==> design.v <==
`timescale 1ns / 10ps
module fir(
    input clk,                               
    input signed [15:0] noisy_signal,        
    output signed [15:0] filtered_signal     
);
    integer i, j;
    localparam [143:0] COEFFS = {16'h04F6,    
                                 16'h0AE4,    
                                 16'h1089,    
                                 16'h1469,    
                                 16'h160F,    
                                 16'h1496,    
                                 16'h1089,    
                                 16'h0AE4,    
                                 16'h04F6};   
    reg signed [15:0] delayed_signal [0:8];
    reg signed [31:0] prod  [0:8];
    reg signed [32:0] sum_0 [0:4];
    reg signed [33:0] sum_1 [0:2];
    reg signed [34:0] sum_2 [0:1];
    reg signed [35:0] sum_3;
    always @(posedge clk) begin
        delayed_signal[0] <= noisy_signal;
        for (i = 1; i <= 8; i = i + 1) begin
            delayed_signal[i] <= delayed_signal[i - 1];
        end
    end
    always @(posedge clk) begin
        for (j = 0; j <= 8; j = j + 1) begin
            prod[j] <= delayed_signal[j] * $signed(COEFFS[16*j +: 16]);
        end
    end
    always @(posedge clk) begin
        sum_0[0] <= prod[0] + prod[1];
        sum_0[1] <= prod[2] + prod[3];
        sum_0[2] <= prod[4] + prod[5];
        sum_0[3] <= prod[6] + prod[7];
        sum_0[4] <= prod[8];
    end
    always @(posedge clk) begin
        sum_1[0] <= sum_0[0] + sum_0[1];
        sum_1[1] <= sum_0[2] + sum_0[3];
        sum_1[2] <= sum_0[4];
    end
    always @(posedge clk) begin
        sum_2[0] <= sum_1[0] + sum_1[1];
        sum_2[1] <= sum_1[2];
    end
    always @(posedge clk) begin
        sum_3 <= sum_2[0] + sum_2[1];
    end
    assign filtered_signal = $signed(sum_3[35:14]);
endmodule
==> run.sh <==
#!/bin/bash
# the make line also repeats each setting of config.mk as NAME=value (left out here)
make -C /OpenROAD-flow-scripts/flow DESIGN_CONFIG=/design/flow/config.mk WORK_HOME=/design/flow/orfs CLKGATE_MAP_FILE= finish
==> config.mk <==
export PLATFORM = sky130hd
export DESIGN_NAME = fir
export DESIGN_NICKNAME = fir
export VERILOG_FILES = /design/flow/design.v
export SDC_FILE = /design/flow/constraint.sdc
export NUM_CORES = 4
export LEC_CHECK = 0
export ABC_AREA = 1
export CAP_MARGIN = 20
export CORE_MARGIN = 2
export CORE_UTILIZATION = 72
export CTS_CLUSTER_DIAMETER = 231
export CTS_CLUSTER_SIZE = 41
export PLACE_DENSITY_LB_ADDON = 0.15
export SETUP_SLACK_MARGIN = 0.38
export SLEW_MARGIN = 10
==> constraint.sdc <==
create_clock -name core_clock -period 1.28 [get_ports {clk}]
set_input_delay 0.2560 -clock core_clock [delete_from_list [all_inputs] [get_ports {clk}]]
set_output_delay 0.2560 -clock core_clock [all_outputs]
set_load 0.01 [all_outputs]
==> impl_metrics.json, run 1 <==
{
  "adder_share_pct": 34.4,
  "yosysSeqAreaShare_pct": 20.8,
  "synth_async_sr_flop_share_pct": 0,
  "mux_share_pct": 0,
  "avgSynthCellArea_um2": 7.26,
  "synth.cell_area_um2": 65900,
  "ys_cells": 9070,
  "fp.dieW_um": 306,
  "fp_nets": 10600,
  "fp_util_pct": 72.9,
  "largest_area_cell": "dfxtp_1",
  "fp.dieH_um": 306,
  "yosys_warnings": 6,
  "hpwl_um": 216000,
  "row_count": 110,
  "io_buffers": 32,
  "status": "did not finish",
  "synth.top_cell.area_share_pct": 20.8,
  "simple_gate_share_pct": 23.3,
  "dp.cells": 11400,
  "yosys.area_share.aoi_pct": 4.54,
  "area_leaders": "dfxtp_1, ha_1, fa_1",
  "die-area_um2": 93900,
  "edf_count": 0,
  "ys_chip_area_um2": 65900,
  "error": "[ERROR DPL-0033] detailed placement checks failed during check placement.",
  "core_region_area_um2": 90300,
  "yosys_most_used_dff": "dfxtp_1",
  "io_pins": 33,
  "lastStage": "4_1_cts",
  "ys.flops": 683,
  "synthCells": 9070,
  "yosysUniqueCellTypes": 37,
  "gp_congestion": 1.06,
  "most_common_cell": "nand2_1",
  "synthXorXnorAreaFrac_pct": 4.12,
  "logic_family": "adder cells",
  "common_cells": "nand2_1, inv_1, ha_1, dfxtp_1, nor2_1"
}
==> per-stage QoR <==
| stage | cell area [µm²] | worst slack (ns) | setup TNS [ns] | hold WS [ns] |
|---|---|---|---|---|
| after global placement | 84900 | -2.96 | -560.07 | 0.311 |
| after detailed placement | 84900 | -3.29 | -624.21 | 0.312 |
| after floorplan | 74400 | -3.03 | -452.66 | 0.284 |
==> run 2, diff against run 1 <==
PLACE_DENSITY_LB_ADDON = 0.22   (was 0.15)
SETUP_SLACK_MARGIN = 0.37   (was 0.38)
SLEW_MARGIN = 20   (was 10)
==> impl_metrics.json, run 2 <==
{
  "io_pins": 33,
  "mux_share_pct": 0,
  "common_cells": "nand2_1, inv_1, ha_1, dfxtp_1, nor2_1",
  "ys_chip_area_um2": 65900,
  "dp_slack_ns": -3.27,
  "simple_gate_share_pct": 23.3,
  "synth.cell_area_um2": 65900,
  "synth.top_cell.area_share_pct": 20.8,
  "adder_share_pct": 34.4,
  "edf_count": 0,
  "row_count": 110,
  "status": "did not finish",
  "fp.dieH_um": 306,
  "io_buffers": 32,
  "yosys.area_share.aoi_pct": 4.54,
  "dpl_cell_area_um2": 85000,
  "most_common_cell": "nand2_1",
  "lastStage": "4_1_cts",
  "fp_nets": 10600,
  "core_region_area_um2": 90300,
  "yosys_warnings": 6,
  "synth_async_sr_flop_share_pct": 0,
  "yosysUniqueCellTypes": 37,
  "area_leaders": "dfxtp_1, ha_1, fa_1",
  "die-area_um2": 93900,
  "ys_cells": 9070,
  "fp_util_pct": 72.9,
  "logic_family": "adder cells",
  "hpwl_um": 221000,
  "synthXorXnorAreaFrac_pct": 4.12,
  "synthCells": 9070,
  "yosys_most_used_dff": "dfxtp_1",
  "fp.dieW_um": 306,
  "avgSynthCellArea_um2": 7.26,
  "error": "[ERROR DPL-0038] Utilization greater than 100%, impossible to legalize",
  "gp_congestion": 1.07,
  "largest_area_cell": "dfxtp_1",
  "ys.flops": 683,
  "yosysSeqAreaShare_pct": 20.8
}
==> run 2: through the flow <==
| stage | std cells | setup TNS [ns] | hold WS, ns |
|---|---|---|---|
| 3_3_place_gp | 11400 | -554.99 | 0.310 |
| 3_5_place_dp | 11400 | -620.63 | 0.312 |
| 2_1_floorplan | 9070 | -452.66 | 0.284 |
==> run 3, diff against run 2 <==
CELL_PAD_IN_SITES_DETAIL_PLACEMENT = 0   (was default)
CELL_PAD_IN_SITES_GLOBAL_PLACEMENT = 0   (was default)
CORE_ASPECT_RATIO = 1.02   (was default)
CTS_CLUSTER_DIAMETER = 90   (was 231)
CTS_CLUSTER_SIZE = 75   (was 41)
GPL_TIMING_DRIVEN = 1   (was default)
MIN_ROUTING_LAYER = met1   (was default)
PLACE_DENSITY = 0.38   (was default)
PLACE_DENSITY_LB_ADDON = default   (was 0.22)
SETUP_SLACK_MARGIN = 0.64   (was 0.37)
SLEW_MARGIN = 15   (was 20)
TNS_END_PERCENT = 50   (was default)
clock period = 4.07 ns   (was 1.28 ns; I/O delays follow)
==> impl_metrics.json, run 3 <==
{
  "status": "did not finish",
  "lastStage": "5_1_grt",
  "error": "[ERROR GRT-0232] Routing congestion too high. Check the congestion heatmap in the GUI.",
  "gp_congestion": 1.02,
  "simple_gate_share_pct": 23.3,
  "adder_share_pct": 34.4,
  "fp.dieW_um": 303,
  "ys_cells": 9070,
  "fp_nets": 10600,
  "synthXorXnorAreaFrac_pct": 4.12,
  "largest_area_cell": "dfxtp_1",
  "cts.sinks": 683,
  "overflow": 688,
  "most_common_cell": "nand2_1",
  "grt_usage_pct": 74.5,
  "yosys_most_used_dff": "dfxtp_1",
  "yosysSeqAreaShare_pct": 20.8,
  "hold_buffers": 0,
  "die-area_um2": 93900,
  "ys.flops": 683,
  "clk_path_buf_depth": 3,
  "logic_family": "adder cells",
  "yosysUniqueCellTypes": 37,
  "yosys.area_share.aoi_pct": 4.54,
  "avgSynthCellArea_um2": 7.26,
  "row_count": 112,
  "synth.top_cell.area_share_pct": 20.8,
  "io_pins": 33,
  "fp.dieH_um": 309,
  "mux_share_pct": 0,
  "hpwl_um": 156000,
  "area_leaders": "dfxtp_1, ha_1, fa_1",
  "edf_count": 0,
  "synth_async_sr_flop_share_pct": 0,
  "ys_chip_area_um2": 65900,
  "io_buffers": 32,
  "yosys_warnings": 6,
  "dp.cells": 10500,
  "fp_util_pct": 72.3,
  "common_cells": "nand2_1, inv_1, ha_1, dfxtp_1, nor2_1",
  "htreeDepth": 2,
  "cts-root-buf": "clkbuf_16",
  "core_region_area_um2": 91100,
  "synth.cell_area_um2": 65900,
  "synthCells": 9070,
  "cts_made_buffers": 38
}
[run 3: what timing repair did]
item,CTS
setup buffers,105
endpoints found under the setup margin,171
hold endpoints to repair,0
pin swaps,273
cloned,0
gates resized,563
[run 3: metal layers]
metal  track usage (%)  GRT overflow
met5              47.9             4
met4              69.6           180
met3              59.4            59
met2              90.2           396
met1              75.0            49
[run 3: through the flow]
step	setup slack (ns)	hold slack (ns)	utilization [%]	instance area [µm²]
after floorplan	-0.243	0.310	-	67700
after CTS	-0.174	0.313	83.3	75900
after detailed placement	-0.262	0.312	78.0	71100
after global placement	-0.225	0.310	78.0	71100
==> run 4, diff against run 3 <==
CELL_PAD_IN_SITES_DETAIL_PLACEMENT = default   (was 0)
CELL_PAD_IN_SITES_GLOBAL_PLACEMENT = default   (was 0)
CORE_ASPECT_RATIO = default   (was 1.02)
CTS_CLUSTER_DIAMETER = default   (was 90)
CTS_CLUSTER_SIZE = default   (was 75)
GPL_TIMING_DRIVEN = default   (was 1)
MIN_ROUTING_LAYER = default   (was met1)
PLACE_DENSITY = 0.67   (was 0.38)
SETUP_SLACK_MARGIN = -0.07   (was 0.64)
SLEW_MARGIN = 20   (was 15)
TNS_END_PERCENT = default   (was 50)
clock period = 4.3 ns   (was 4.07 ns; I/O delays follow)
==> impl_metrics.json, run 4 <==
{
  "yosys_most_used_dff": "dfxtp_1",
  "row_count": 110,
  "r2r-start": "delayed_signal[7][9]$_DFF_P_",
  "ys_chip_area_um2": 65900,
  "drtIter0Drc": 5408,
  "synth.cell_area_um2": 65900,
  "period_minus_slack_ns": 4.81,
  "final_util_pct": 81.1,
  "min_to": "sum_0[4][24]$_DFF_P_",
  "dp_slack_ns": -0.150,
  "yosys_warnings": 6,
  "most_common_cell": "nand2_1",
  "rsz0062_at_grt": "true",
  "yosysUniqueCellTypes": 37,
  "yosysSeqAreaShare_pct": 20.8,
  "cts.sinks": 683,
  "edf_count": 0,
  "cp-start-kind": "flop",
  "fp_util_pct": 72.9,
  "grt_max_degree": 27,
  "worstPathRequired_ns": 4.85,
  "antenna_found_initial": 7,
  "critPathCaptureType": "flop",
  "logic_family": "adder cells",
  "setup_viol": 44,
  "area_leaders": "dfxtp_1, ha_1, fa_1",
  "avgSynthCellArea_um2": 7.26,
  "tns_ns": -7.62,
  "wl_per_cell_um": 18.7,
  "routed_wl_um": 199000,
  "common_cells": "nand2_1, inv_1, ha_1, dfxtp_1, nor2_1",
  "clk_path_buf_depth": 3,
  "adder_share_pct": 34.4,
  "grt_usage_pct": 40.1,
  "cts_tree": "done",
  "overflow": 0,
  "so_faults": "negative setup slack",
  "slew_violations": 0,
  "design_area_um2": 73200,
  "critPathTopFamily": "adder cells",
  "syn_to_final_growth_pct": 11.2,
  "cp.depth": 17,
  "fp_nets": 10600,
  "fin_skew_ns": 0.0229,
  "timing.rr.end": "prod[7][27]$_DFF_P_",
  "hold_buffers": 0,
  "worst_slew_pin_slew_ns": 0.882,
  "fin_ws_ns": -0.513,
  "hold_viol_final": 0,
  "fp.dieW_um": 306,
  "endpoint": "prod[7][27]$_DFF_P_",
  "slew_headroom_pct": 40.8,
  "htreeDepth": 3,
  "synthCells": 9070,
  "grt_pass1_vias": 59200,
  "clkTransAtPathRegs_ns": 0.07,
  "ys.flops": 683,
  "drc": 0,
  "dpl_cell_area_um2": 69100,
  "log.warning_count": 75,
  "cp_num_buf_inv": 5,
  "die-area_um2": 93900,
  "drv_cap": 0,
  "mux_share_pct": 0,
  "status": "complete, but fails checks",
  "hpwl_um": 154000,
  "core_region_area_um2": 90300,
  "fp.dieH_um": 306,
  "synth_async_sr_flop_share_pct": 0,
  "gp_congestion": 0.991,
  "io_buffers": 32,
  "hp-class": "flop to flop",
  "r2r_setup_slack_ns": -0.51,
  "finalClockPeriodUsage_pct": 112,
  "synth.top_cell.area_share_pct": 20.8,
  "path_cells": "ha_1 -> inv_1 -> fa_1 -> inv_1 -> fa_1 -> fa_1 -> inv_1 -> fa_1 -> inv_1 -> ha_4 -> nand2_1 -> inv_1 -> nand2_2 -> nor3_4 -> nand3_1 -> nand4_1 -> nand2_1",
  "critPathMaxStageDelay_ns": 0.74,
  "grt_pass1_wl_um": 299000,
  "io_pins": 33,
  "largest_area_cell": "dfxtp_1",
  "cts-root-buf": "clkbuf_16",
  "cts_made_buffers": 75,
  "viasPerCell": 5.63,
  "simple_gate_share_pct": 23.3,
  "yosys.area_share.aoi_pct": 4.54,
  "ys_cells": 9070,
  "path_max_fanout": 6,
  "worstPathArrival_ns": 5.36,
  "startpoint": "delayed_signal[7][9]$_DFF_P_",
  "nets": 10900,
  "min_path_cells": 0,
  "synthXorXnorAreaFrac_pct": 4.12,
  "drt_pass1_iterations": 9,
  "min_from": "prod[8][24]$_DFF_P_",
  "reg2regPathDepth": 17,
  "vias": 59700,
  "criticalPathCategory": "flop to flop",
  "insertion_delay_ns": 0.67,
  "fmax_ghz": 0.208,
  "ant_nets": 0,
  "crit_slowest_cell": "fa_1",
  "crit_top_cell": "inv_1"
}
## run 4: what timing repair did
action                     CTS  global route
setup endpoints to repair   39            97
buffers inserted             0             4
pin swaps                    0            49
resized                     25           307
## run 4: per-layer routing
layer,up-vias,part of all wire [%],global-route usage (%)
met5,-,0.0091,0
met3,1031,8.1,7.02
met1,27600,37,47.0
met2,3028,47,69.6
li1,28000,-,-
met4,4,7.4,22.2
## run 4: layout make-up
cell class                      count  area (µm²)
Antenna cell                        5        12.5
Clock buffer                       96        2180
Clock inverter                     44         606
Fill cell                        5935       17100
Inverter                         2240        8410
Multi-Input combinational cell   6140       44900
Sequential cell                   683       13800
Tap cell                         1176        1470
Timing Repair Buffer              231        1830
## run 4: stage by stage
step	std cells	hold slack (ns)
after floorplan	9070	0.310
after global placement	10500	0.311
after detailed placement	10500	0.312
after CTS	10600	0.317
after global routing	10600	0.318
final	10600	0.318
==> run 5, diff against run 4 <==
CELL_PAD_IN_SITES_DETAIL_PLACEMENT = 0   (was default)
CELL_PAD_IN_SITES_GLOBAL_PLACEMENT = 0   (was default)
CORE_UTILIZATION = 71   (was 72)
CTS_CLUSTER_DIAMETER = 328   (was default)
CTS_CLUSTER_SIZE = 14   (was default)
GPL_TIMING_DRIVEN = 1   (was default)
MIN_ROUTING_LAYER = met1   (was default)
PLACE_DENSITY = default   (was 0.67)
PLACE_DENSITY_LB_ADDON = 0.18   (was default)
SETUP_SLACK_MARGIN = 0.12   (was -0.07)
SLEW_MARGIN = 15   (was 20)
TNS_END_PERCENT = 50   (was default)
clock period = 4.68 ns   (was 4.3 ns; I/O delays follow)
==> impl_metrics.json, run 5 <==
{
  "status": "finished clean",
  "min_path_cells": 0,
  "die-area_um2": 95200,
  "critPathCaptureType": "flop",
  "ys.flops": 683,
  "gp_congestion": 1.04,
  "viasPerCell": 5.43,
  "grt_usage_pct": 38.9,
  "wl_per_cell_um": 17.5,
  "worstPathRequired_ns": 5.23,
  "vias": 56900,
  "fp_nets": 10600,
  "insertion_delay_ns": 0.70,
  "fin_skew_ns": 0.0423,
  "drv_cap": 0,
  "cp_num_buf_inv": 5,
  "cts-root-buf": "clkbuf_16",
  "path_max_fanout": 4,
  "drc": 0,
  "finalClockPeriodUsage_pct": 96.3,
  "ys_cells": 9070,
  "most_common_cell": "nand2_1",
  "tns_ns": 0,
  "endpoint": "prod[3][29]$_DFF_P_",
  "clkTransAtPathRegs_ns": 0.07,
  "cp.depth": 18,
  "overflow": 0,
  "drtIter0Drc": 4719,
  "yosysSeqAreaShare_pct": 20.8,
  "worstPathArrival_ns": 5.05,
  "yosys_most_used_dff": "dfxtp_1",
  "grt_pass1_wl_um": 291000,
  "fillerInstances": 6938,
  "io_pins": 33,
  "period_minus_slack_ns": 4.51,
  "slew_headroom_pct": 53.6,
  "path_cells": "ha_1 -> inv_1 -> fa_1 -> inv_1 -> ha_1 -> fa_1 -> inv_1 -> fa_1 -> inv_1 -> ha_1 -> nand2_1 -> inv_1 -> a21oi_1 -> nand2_1 -> nand3_1 -> nand3_1 -> nand2_1 -> nand2_1",
  "synth.top_cell.area_share_pct": 20.8,
  "crit_top_cell": "inv_1",
  "simple_gate_share_pct": 23.3,
  "common_cells": "nand2_1, inv_1, ha_1, dfxtp_1, nor2_1",
  "ys_chip_area_um2": 65900,
  "largest_area_cell": "dfxtp_1",
  "core_region_area_um2": 91800,
  "logic_family": "adder cells",
  "r2r_setup_slack_ns": 0.17,
  "hold_viol_final": 0,
  "r2r-start": "delayed_signal[3][8]$_DFF_P_",
  "grt_pass1_vias": 57400,
  "area_leaders": "dfxtp_1, ha_1, fa_1",
  "fp.dieH_um": 309,
  "synthXorXnorAreaFrac_pct": 4.12,
  "min_from": "sum_0[4][1]$_DFF_P_",
  "yosysUniqueCellTypes": 37,
  "worst_slew_pin_slew_ns": 0.695,
  "cp-start-kind": "flop",
  "cts_made_buffers": 54,
  "avgSynthCellArea_um2": 7.26,
  "mux_share_pct": 0,
  "min_to": "sum_1[2][1]$_DFF_P_",
  "htreeDepth": 2,
  "fmax_ghz": 0.222,
  "fp_util_pct": 71.7,
  "reg2regPathDepth": 18,
  "dp.cells": 10400,
  "synth_async_sr_flop_share_pct": 0,
  "adder_share_pct": 34.4,
  "criticalPathCategory": "flop to flop",
  "ant_nets": 0,
  "antenna_found_initial": 5,
  "hp-class": "flop to flop",
  "synth.cell_area_um2": 65900,
  "critPathTopFamily": "adder cells",
  "routed_wl_um": 184000,
  "final_cell_count_no_fill": 10500,
  "cts_tree": "done",
  "grt_max_degree": 27,
  "hold_buffers": 0,
  "hpwl_um": 156000,
  "yosys.area_share.aoi_pct": 4.54,
  "seq_area_um2": 13700,
  "nets": 10700,
  "log.warning_count": 72,
  "fp.dieW_um": 309,
  "slew_violations": 0,
  "rsz0062_at_grt": "true",
  "syn_to_final_growth_pct": 6.39,
  "setup_viol": 0,
  "cts.sinks": 683,
  "startpoint": "delayed_signal[3][8]$_DFF_P_",
  "comb_area_um2": 44000,
  "synthCells": 9070,
  "drt_pass1_iterations": 9,
  "critPathMaxStageDelay_ns": 0.74,
  "timing.rr.end": "prod[3][29]$_DFF_P_",
  "clk_path_buf_depth": 3,
  "row_count": 111,
  "crit_slowest_cell": "dfxtp_1",
  "io_buffers": 32,
  "yosys_warnings": 6,
  "edf_count": 0
}
-- run 5: area by class of cell --
type                    instances  area share, %
multi-input cells            6140           62.9
clock buffers                  55           1.93
inverters                    2240           12.0
repair buffers                106           1.26
clock inverters                 4          0.121
flip-flops and latches        683           19.6
well taps                    1243           2.22
diodes                          3         0.0107
-- run 5: metal layers --
layer	wire length, µm	part of all wire [%]	vias up	global-route usage [%]
li1	-	-	27700	-
met1	72400	39	26300	45.6
met2	86500	47	2210	67.1
met3	11200	6.1	630	5.28
met4	13600	7.4	2	24.5
met5	15	0.0082	-	0
-- run 5: timing repair --
item	CTS	global route
gates resized	2	121
setup buffers	0	1
gates cloned	0	0
endpoints found under the setup margin	6	70
pin swaps	0	7
-- run 5: metrics by stage --
step | setup slack [ns] | hold slack, ns | utilization (%) | cell area, µm²
2_1_floorplan | 0.175 | 0.310 | - | 65900
3_3_place_gp | 0.129 | 0.310 | 74.3 | 68200
5_1_grt | 0.0436 | 0.333 | 76.3 | 70100
6_report | 0.175 | 0.326 | 76.3 | 70100
4_1_cts | 0.116 | 0.327 | 75.9 | 69700
3_5_place_dp | 0.0742 | 0.312 | 74.3 | 68200
==> run 6, diff against run 5 <==
CORE_UTILIZATION = 70   (was 71)
CTS_CLUSTER_SIZE = default   (was 14)
PLACE_DENSITY_LB_ADDON = default   (was 0.18)
SETUP_SLACK_MARGIN = 0.64   (was 0.12)
clock period = 4.57 ns   (was 4.68 ns; I/O delays follow)
==> impl_metrics.json, run 6 <==
{
  "status": "complete, but fails checks",
  "so_faults": "negative setup slack",
  "synthCells": 9070,
  "finalClockPeriodUsage_pct": 104,
  "synth_async_sr_flop_share_pct": 0,
  "simple_gate_share_pct": 23.3,
  "yosysSeqAreaShare_pct": 20.8,
  "adder_share_pct": 34.4,
  "mux_share_pct": 0,
  "busiest_layer": "met2",
  "yosys_most_used_dff": "dfxtp_1",
  "dp_slack_ns": -0.0954,
  "reg2regPathDepth": 13,
  "yosys_warnings": 6,
  "fin_skew_ns": 0.0402,
  "grt_usage_pct": 39.4,
  "fmax_ghz": 0.211,
  "fin_ws_ns": -0.162,
  "path_max_fanout": 4,
  "startpoint": "delayed_signal[8][9]$_DFF_P_",
  "hpwl_um": 148000,
  "htreeDepth": 3,
  "cp_num_buf_inv": 1,
  "cts_made_buffers": 77,
  "fp_nets": 10600,
  "die-area_um2": 96600,
  "min_to": "sum_1[2][10]$_DFF_P_",
  "final_cell_count_no_fill": 10700,
  "endpoint": "prod[8][19]$_DFF_P_",
  "clkTransAtPathRegs_ns": 0.07,
  "fp.dieH_um": 311,
  "path_cells": "ha_4 -> fa_1 -> fa_1 -> fa_1 -> fa_1 -> ha_4 -> nand2_4 -> inv_1 -> nand2_1 -> nand2_2 -> a21oi_2 -> nand2_2 -> xor2_1",
  "criticalPathCategory": "flop to flop",
  "dp.cells": 10400,
  "yosysUniqueCellTypes": 37,
  "edf_count": 0,
  "met2_usage_pct": 67.9,
  "nets": 10900,
  "ys_chip_area_um2": 65900,
  "io_buffers": 32,
  "drt_pass1_iterations": 16,
  "cp-start-kind": "flop",
  "vias": 62700,
  "drc": 0,
  "rsz0062_at_grt": "true",
  "period_minus_slack_ns": 4.73,
  "cts.sinks": 683,
  "critPathTopFamily": "adder cells",
  "fp_util_pct": 70.6,
  "drv_cap": 0,
  "cp.depth": 13,
  "cts-root-buf": "clkbuf_16",
  "min_path_cells": 0,
  "slew_violations": 0,
  "ys_cells": 9070,
  "grt_util_met1_pct": 47.0,
  "io_pins": 33,
  "row_count": 112,
  "avgSynthCellArea_um2": 7.26,
  "synthXorXnorAreaFrac_pct": 4.12,
  "ant_nets": 0,
  "antenna_found_initial": 10,
  "grt_pass1_wl_um": 304000,
  "grt_pass1_vias": 59100,
  "worstPathArrival_ns": 5.23,
  "cts_tree": "done",
  "hp-class": "flop to flop",
  "logic_family": "adder cells",
  "timing.rr.end": "prod[8][19]$_DFF_P_",
  "viasPerCell": 5.84,
  "setup_viol": 7,
  "synth.cell_area_um2": 65900,
  "common_cells": "nand2_1, inv_1, ha_1, dfxtp_1, nor2_1",
  "slew_headroom_pct": 48.2,
  "hold_viol_final": 0,
  "clk_path_buf_depth": 3,
  "routed_wl_um": 225000,
  "critPathMaxStageDelay_ns": 0.69,
  "crit_slowest_cell": "fa_1",
  "r2r_setup_slack_ns": -0.16,
  "grt_max_degree": 27,
  "crit_top_cell": "fa_1",
  "drtIter0Drc": 6681,
  "overflow": 0,
  "core_region_area_um2": 93300,
  "min_from": "sum_0[4][10]$_DFF_P_",
  "log.warning_count": 75,
  "syn_to_final_growth_pct": 17.3,
  "area_leaders": "dfxtp_1, ha_1, fa_1",
  "critPathCaptureType": "flop",
  "insertion_delay_ns": 0.70,
  "r2r-start": "delayed_signal[8][9]$_DFF_P_",
  "wl_per_cell_um": 21.0,
  "yosys.area_share.aoi_pct": 4.54,
  "synth.top_cell.area_share_pct": 20.8,
  "worst_slew_pin_slew_ns": 0.775,
  "fp.dieW_um": 311,
  "grt_util_met3_pct": 6.36,
  "ys.flops": 683,
  "most_common_cell": "nand2_1",
  "gp_congestion": 0.986,
  "worstPathRequired_ns": 5.07,
  "largest_area_cell": "dfxtp_1"
}
## run 6: final cells by class
cell class / count / area (µm²)
clock inverter: 41 / 578
fill: 5672 / 16100
antenna: 7 / 17.5
sequential: 683 / 14000
clock buffer: 101 / 2170
tap: 1254 / 1570
inverter: 2240 / 8460
timing repair buffer: 268 / 2230
multi-input combinational: 6140 / 48300
## run 6: metrics by stage
stage	hold WS (ns)	setup TNS [ns]	util (%)	area, µm²
detailed placement	0.313	-0.123	73.5	68600
global placement	0.310	-0.00472	73.5	68600
global route	0.329	-0.567	82.8	77300
floorplan	0.310	0	-	66300
finish	0.325	-0.476	82.8	77300
CTS	0.327	0	79.6	74300
## run 6: layer usage
metal,vias to the layer above,wire length [µm]
li1,28100,-
met5,-,54
met3,1645,22600
met1,28800,78300
met2,4195,103000
met4,8,21100
## run 6: what timing repair did
action	in CTS	in global routing
setup endpoints to repair	122	147
resized	494	618
hold buffers	0	0
buffers inserted	104	73
pin swaps	163	295
==> run 7, diff against run 6 <==
CORE_UTILIZATION = 71   (was 70)
CTS_CLUSTER_SIZE = 14   (was default)
PLACE_DENSITY_LB_ADDON = 0.18   (was default)
SETUP_SLACK_MARGIN = -0.12   (was 0.64)
TNS_END_PERCENT = 100   (was 50)
clock period = 4.04 ns   (was 4.57 ns; I/O delays follow)
==> impl_metrics.json, run 7 <==
{
  "fp.dieW_um": 309,
  "io_buffers": 32,
  "core_region_area_um2": 91800,
  "yosys_warnings": 6,
  "cts_made_buffers": 54,
  "clk_path_buf_depth": 3,
  "grt_usage_pct": 61.6,
  "cts.sinks": 683,
  "error": "[ERROR GRT-0232] Routing congestion too high. Check the congestion heatmap in the GUI.",
  "row_count": 111,
  "lastStage": "5_1_grt",
  "status": "did not finish",
  "hpwl_um": 157000,
  "dp_slack_ns": -0.503,
  "ys_cells": 9070,
  "die-area_um2": 95200,
  "ys_chip_area_um2": 65900,
  "fp_util_pct": 71.7,
  "cts-root-buf": "clkbuf_16",
  "logic_family": "adder cells",
  "most_common_cell": "nand2_1",
  "synth_async_sr_flop_share_pct": 0,
  "io_pins": 33,
  "yosys.area_share.aoi_pct": 4.54,
  "overflow": 11,
  "yosys_most_used_dff": "dfxtp_1",
  "fp_nets": 10600,
  "synthCells": 9070,
  "yosysSeqAreaShare_pct": 20.8,
  "avgSynthCellArea_um2": 7.26,
  "dpl_cell_area_um2": 70600,
  "mux_share_pct": 0,
  "htreeDepth": 2,
  "dp.cells": 10700,
  "gp_congestion": 0.982,
  "fp.dieH_um": 309,
  "synthXorXnorAreaFrac_pct": 4.12,
  "adder_share_pct": 34.4,
  "simple_gate_share_pct": 23.3,
  "yosysUniqueCellTypes": 37,
  "hold_buffers": 0,
  "synth.top_cell.area_share_pct": 20.8,
  "area_leaders": "dfxtp_1, ha_1, fa_1",
  "synth.cell_area_um2": 65900,
  "edf_count": 0,
  "ys.flops": 683,
  "common_cells": "nand2_1, inv_1, ha_1, dfxtp_1, nor2_1",
  "largest_area_cell": "dfxtp_1"
}
run 7: what timing repair did:
action                                  4_1_cts
resized                                     271
endpoints found under the setup margin       83
setup buffers                                11
pin swaps                                    65
run 7: routing by layer:
layer	overflow	global-route usage, %
met5	0	21.2
met3	0	41.4
met4	4	56.0
met2	7	82.7
met1	0	62.6
run 7: stage by stage:
step	utilization, %	TNS [ns]
2_1_floorplan	-	-3.58
3_3_place_gp	76.9	-13.26
3_5_place_dp	76.9	-20.94
4_1_cts	79.8	-6.85
==> run 8, diff against run 7 <==
CELL_PAD_IN_SITES_DETAIL_PLACEMENT = default   (was 0)
CELL_PAD_IN_SITES_GLOBAL_PLACEMENT = default   (was 0)
CORE_ASPECT_RATIO = 1.74   (was default)
CORE_UTILIZATION = 72   (was 71)
CTS_CLUSTER_DIAMETER = default   (was 328)
CTS_CLUSTER_SIZE = default   (was 14)
GPL_TIMING_DRIVEN = default   (was 1)
MIN_ROUTING_LAYER = default   (was met1)
PLACE_DENSITY = 0.64   (was default)
PLACE_DENSITY_LB_ADDON = default   (was 0.18)
SETUP_SLACK_MARGIN = default   (was -0.12)
SLEW_MARGIN = 20   (was 15)
TNS_END_PERCENT = 5   (was 100)
clock period = 3.81 ns   (was 4.04 ns; I/O delays follow)
==> impl_metrics.json, run 8 <==
{
  "avgSynthCellArea_um2": 7.26,
  "synthXorXnorAreaFrac_pct": 4.12,
  "synth.top_cell.area_share_pct": 20.8,
  "cts_made_buffers": 70,
  "status": "did not finish",
  "cts-root-buf": "clkbuf_16",
  "core_region_area_um2": 90800,
  "ys_cells": 9070,
  "dpl_cell_area_um2": 72800,
  "logic_family": "adder cells",
  "synth_async_sr_flop_share_pct": 0,
  "common_cells": "nand2_1, inv_1, ha_1, dfxtp_1, nor2_1",
  "synthCells": 9070,
  "most_common_cell": "nand2_1",
  "hold_buffers": 0,
  "clk_path_buf_depth": 3,
  "synth.cell_area_um2": 65900,
  "largest_area_cell": "dfxtp_1",
  "die-area_um2": 94000,
  "io_buffers": 32,
  "io_pins": 33,
  "row_count": 146,
  "gp_congestion": 1.11,
  "error": "[ERROR GRT-0116] Global routing finished with congestion. Check the congestion regions in the DRC Viewer.",
  "edf_count": 0,
  "ys_chip_area_um2": 65900,
  "adder_share_pct": 34.4,
  "htreeDepth": 3,
  "cts.sinks": 683,
  "mux_share_pct": 0,
  "grt_usage_pct": 64.8,
  "yosysUniqueCellTypes": 37,
  "fp.dieW_um": 233,
  "area_leaders": "dfxtp_1, ha_1, fa_1",
  "fp.dieH_um": 403,
  "fp_util_pct": 72.5,
  "yosysSeqAreaShare_pct": 20.8,
  "hpwl_um": 182000,
  "fp_nets": 10600,
  "yosys_warnings": 6,
  "lastStage": "5_1_grt",
  "yosys.area_share.aoi_pct": 4.54,
  "ys.flops": 683,
  "simple_gate_share_pct": 23.3,
  "overflow": 63,
  "yosys_most_used_dff": "dfxtp_1"
}
-- run 8: layer usage --
metal	GRT usage [%]	GRT overflow
met2	90.6	30
met3	38.9	2
met1	60.2	0
met4	73.7	31
met5	6.41	0
-- run 8: metrics by stage --
step	hold WS, ns	setup WS [ns]	cells
floorplan	0.310	-0.520	9070
global placement	0.310	-0.795	10900
detailed placement	0.312	-0.769	10900
CTS	0.323	-0.470	11100
-- run 8: repair_timing --
| item | 4_1_cts |
|---|---|
| gates resized | 435 |
| endpoints found under the setup margin | 138 |
| buffers inserted | 9 |
| pin swaps | 90 |
==> run 9, diff against run 8 <==
ABC_AREA = default   (was 1)
CORE_ASPECT_RATIO = default   (was 1.74)
CORE_MARGIN = 6   (was 2)
CORE_UTILIZATION = 59   (was 72)
CTS_CLUSTER_SIZE = 50   (was default)
GPL_TIMING_DRIVEN = 0   (was default)
HOLD_SLACK_MARGIN = 0.13   (was default)
MIN_ROUTING_LAYER = met2   (was default)
PLACE_DENSITY = default   (was 0.64)
PLACE_DENSITY_LB_ADDON = 0.24   (was default)
SETUP_SLACK_MARGIN = 1.1   (was default)
SLEW_MARGIN = 0   (was 20)
TNS_END_PERCENT = 55   (was 5)
clock period = 6.0 ns   (was 3.81 ns; I/O delays follow)
==> impl_metrics.json, run 9 <==
{
  "status": "finished clean",
  "critPathCaptureType": "flop",
  "vias": 55400,
  "htreeDepth": 3,
  "slew_violations": 0,
  "logic_family": "adder cells",
  "die-area_um2": 103000,
  "rsz0062_at_grt": "true",
  "mux_share_pct": 0.355,
  "core_region_area_um2": 93700,
  "fmax_ghz": 0.182,
  "grt_pass1_vias": 61400,
  "cp.depth": 19,
  "worstPathArrival_ns": 6.04,
  "row_count": 112,
  "fin_ws_ns": 0.503,
  "clkTransAtPathRegs_ns": 0.06,
  "crit_top_cell": "fa_1",
  "startpoint": "delayed_signal[4][8]$_DFF_P_",
  "final_util_pct": 68.0,
  "routed_wl_um": 129000,
  "worstPathRequired_ns": 6.54,
  "fp.dieH_um": 320,
  "grt_pass1_wl_um": 206000,
  "yosysUniqueCellTypes": 91,
  "slew_headroom_pct": 25.4,
  "area_leaders": "dfxtp_1, ha_1, fa_1",
  "yosysSeqAreaShare_pct": 24.4,
  "io_pins": 33,
  "yosys_most_used_dff": "dfxtp_1",
  "critPathTopFamily": "adder cells",
  "fillerInstances": 7049,
  "setup_viol": 0,
  "io_buffers": 32,
  "ys.flops": 683,
  "cp-start-kind": "flop",
  "synth.top_cell.area_share_pct": 24.4,
  "dp_slack_ns": 0.202,
  "criticalPathCategory": "flop to flop",
  "wl_per_cell_um": 17.6,
  "avgSynthCellArea_um2": 9.75,
  "drc": 0,
  "hpwl_um": 95200,
  "yosys.area_share.aoi_pct": 12.7,
  "cts.sinks": 683,
  "r2r_setup_slack_ns": 0.50,
  "min_path_cells": 0,
  "cp_num_buf_inv": 3,
  "common_cells": "inv_1, ha_1, dfxtp_1, fa_1, a21oi_1",
  "hold_buffers": 0,
  "synth.cell_area_um2": 56100,
  "critPathMaxStageDelay_ns": 0.51,
  "clk_path_buf_depth": 3,
  "timing.rr.end": "prod[4][28]$_DFF_P_",
  "ys_chip_area_um2": 56100,
  "worst_slew_pin_slew_ns": 1.11,
  "fp_util_pct": 59.8,
  "cts_tree": "done",
  "path_cells": "buf_4 -> ha_1 -> ha_1 -> fa_1 -> fa_1 -> fa_1 -> inv_1 -> fa_1 -> inv_1 -> ha_4 -> a21o_1 -> a21o_1 -> a21oi_2 -> o21ai_2 -> a311oi_2 -> a21boi_2 -> o31ai_2 -> or4b_1 -> o311ai_1",
  "cts_made_buffers": 77,
  "adder_share_pct": 40.4,
  "log.warning_count": 73,
  "period_minus_slack_ns": 5.50,
  "min_from": "prod[8][14]$_DFF_P_",
  "most_common_cell": "inv_1",
  "hp-class": "flop to flop",
  "antenna_found_initial": 0,
  "tns_ns": 0,
  "reg2regPathDepth": 19,
  "drv_cap": 0,
  "edf_count": 0,
  "ant_nets": 0,
  "finalClockPeriodUsage_pct": 91.6,
  "fp_nets": 7275,
  "dpl_cell_area_um2": 58100,
  "path_max_fanout": 6,
  "syn_to_final_growth_pct": 13.6,
  "endpoint": "prod[4][28]$_DFF_P_",
  "yosys_warnings": 6,
  "design_area_um2": 63700,
  "grt_usage_pct": 36.4,
  "synth_async_sr_flop_share_pct": 0,
  "nets": 7517,
  "fp.dieW_um": 320,
  "synthCells": 5754,
  "drtIter0Drc": 9069,
  "r2r-start": "delayed_signal[4][8]$_DFF_P_",
  "cts-root-buf": "clkbuf_16",
  "drt_pass1_iterations": 15,
  "simple_gate_share_pct": 7.09,
  "min_to": "sum_0[4][14]$_DFF_P_",
  "hold_viol_final": 0,
  "overflow": 0,
  "grt_max_degree": 21,
  "fin_skew_ns": 0.0505,
  "synthXorXnorAreaFrac_pct": 6.90,
  "largest_area_cell": "dfxtp_1",
  "ys_cells": 5754,
  "gp_congestion": 0.941,
  "viasPerCell": 7.58,
  "insertion_delay_ns": 0.68,
  "crit_slowest_cell": "fa_1"
}
[run 9: cell type report]
class | instances | area, µm² | area share, %
multi-input combinational | 3852 | 39400 | 61.8
sequential | 683 | 14000 | 21.9
inverter | 1191 | 4490 | 7.04
clock buffer | 96 | 2090 | 3.28
tap | 1254 | 1570 | 2.46
timing repair buffer | 163 | 1430 | 2.24
clock inverter | 46 | 681 | 1.07
buffer | 28 | 125 | 0.196
antenna | 6 | 15.0 | 0.0236
[run 9: metrics by stage]
stage | hold WS, ns | cells
after detailed placement | 0.312 | 7042
after CTS | 0.316 | 7258
final | 0.315 | 7319
after floorplan | 0.310 | 5754
after global routing | 0.324 | 7313
after global placement | 0.311 | 7040
[run 9: routing by layer]
layer / global-route usage [%] / wire length, µm / vias to the layer above
li1: - / - / 19300
met1: - / 0 / 20400
met2: 43.3 / 64600 / 13900
met3: 50.7 / 51300 / 1696
met4: 6.69 / 12400 / 33
met5: 8.18 / 645 / -
[run 9: what timing repair did]
| item | 4_1_cts | 5_1_grt |
|---|---|---|
| buffers inserted | 74 | 54 |
| gates resized | 247 | 193 |
| pin swaps | 64 | 77 |
| cloned | 0 | 0 |
| setup endpoints to repair | 56 | 59 |
